==> 02-03 <==
==> flow/design.v (excerpt) <==
module Dmac_Top (
    input  logic        clk,
    input  logic        rst,
    input  logic        write,
    input  logic        HSel,
    input  logic [1:0]  STrans,
    input  logic [31:0] HWData,
    input  logic [31:0] HAddr,
    input  logic [31:0] MRData,
    input  logic        HReady,
    input  logic [1:0]  M_HResp,
    output logic HReadyOut,
    output logic [1:0] S_HResp,
    input  logic [1:0]  DmacReq,      
    input  logic        Bus_Grant,   
    output logic [31:0] MAddress,
    output logic [31:0] MWData,
    output logic [3:0]  MBurst_Size,
    output logic        MWrite,
    output logic [1:0]  MTrans,
    output logic [3:0]  MWStrb,
    output logic        Bus_Req,
    output logic        Interrupt,
    output logic [1:0]  ReqAck
);
==> flow/config.mk <==
export PLATFORM = sky130hd
export DESIGN_NAME = Dmac_Top
export DESIGN_NICKNAME = Dmac_Top
export VERILOG_FILES = /design/flow/design.v
export SDC_FILE = /design/flow/constraint.sdc
export NUM_CORES = 4
export LEC_CHECK = 0
export CAP_MARGIN = 20
export CELL_PAD_IN_SITES_GLOBAL_PLACEMENT = 3
export CORE_MARGIN = 10
export CORE_UTILIZATION = 40
export CTS_CLUSTER_DIAMETER = 392
export GPL_ROUTABILITY_DRIVEN = 0
export GPL_TIMING_DRIVEN = 0
export HOLD_SLACK_MARGIN = -0.02
export MAX_ROUTING_LAYER = met4
export PLACE_DENSITY_LB_ADDON = 0.18
export SLEW_MARGIN = 20
==> flow/constraint.sdc <==
create_clock -name core_clock -period 8.44 [get_ports {clk}]
set_input_delay 1.6880 -clock core_clock [delete_from_list [all_inputs] [get_ports {clk}]]
set_output_delay 1.6880 -clock core_clock [all_outputs]
set_load 0.01 [all_outputs]
run.sh (not shown) runs the stock make flow with config.mk's settings and CLKGATE_MAP_FILE=.
==> inputs of 06-09, as changes to 02-03 <==
- CELL_PAD_IN_SITES_GLOBAL_PLACEMENT: 3 -> default
- CORE_MARGIN: 10 -> 2
- CORE_UTILIZATION: 40 -> 61
- CTS_CLUSTER_DIAMETER: 392 -> default
- CTS_CLUSTER_SIZE: default -> 48
- GPL_ROUTABILITY_DRIVEN: 0 -> default
- GPL_TIMING_DRIVEN: 0 -> default
- HOLD_SLACK_MARGIN: -0.02 -> default
- MAX_ROUTING_LAYER: met4 -> default
- PLACE_DENSITY: default -> 0.65
- PLACE_DENSITY_LB_ADDON: 0.18 -> default
==> flow/constraint.sdc (replaced) <==
create_clock -name core_clock -period 5.34 [get_ports {clk}]
set_input_delay 1.0680 -clock core_clock [delete_from_list [all_inputs] [get_ports {clk}]]
set_output_delay 1.0680 -clock core_clock [all_outputs]
set_load 0.01 [all_outputs]
==> inputs of 12-19, as changes to 02-03 <==
- ABC_AREA: default -> 1
- CELL_PAD_IN_SITES_GLOBAL_PLACEMENT: 3 -> default
- CORE_MARGIN: 10 -> 2
- CORE_UTILIZATION: 40 -> 71
- CTS_CLUSTER_DIAMETER: 392 -> default
- GPL_ROUTABILITY_DRIVEN: 0 -> default
- GPL_TIMING_DRIVEN: 0 -> default
- HOLD_SLACK_MARGIN: -0.02 -> default
- MAX_ROUTING_LAYER: met4 -> default
- PLACE_DENSITY: default -> 0.6
- PLACE_DENSITY_LB_ADDON: 0.18 -> default
==> flow/constraint.sdc (replaced) <==
create_clock -name core_clock -period 2.6 [get_ports {clk}]
set_input_delay 0.5200 -clock core_clock [delete_from_list [all_inputs] [get_ports {clk}]]
set_output_delay 0.5200 -clock core_clock [all_outputs]
set_load 0.01 [all_outputs]
==> comparison <==
06-09 passed the timing, design-rule and antenna checks. 12-19 never finished: it broke off in 5_1_grt with GRT-0232. 02-03 passed the timing, design-rule and antenna checks. In 06-09 the count of clock-buffer cells in the layout is lower than in 02-03, by 20. Of 02-03 and 06-09, 02-03 has the higher non-clock buffer count (gap 165). Flip-flop count is the same in 06-09 and 02-03. In 02-03 the combinational power is lower than in 06-09, by about 30%. Against 06-09, the utilization of 02-03 is lower by 23 points. Against 02-03, the clock power of 06-09 is larger by about 40%. Clock skew: 06-09 is lower than 02-03 (0.043 ns). Against 02-03, the via count of 06-09 is lower by about 1.2%.
Power figures rest on the tool's default switching activity, not on a simulated workload.
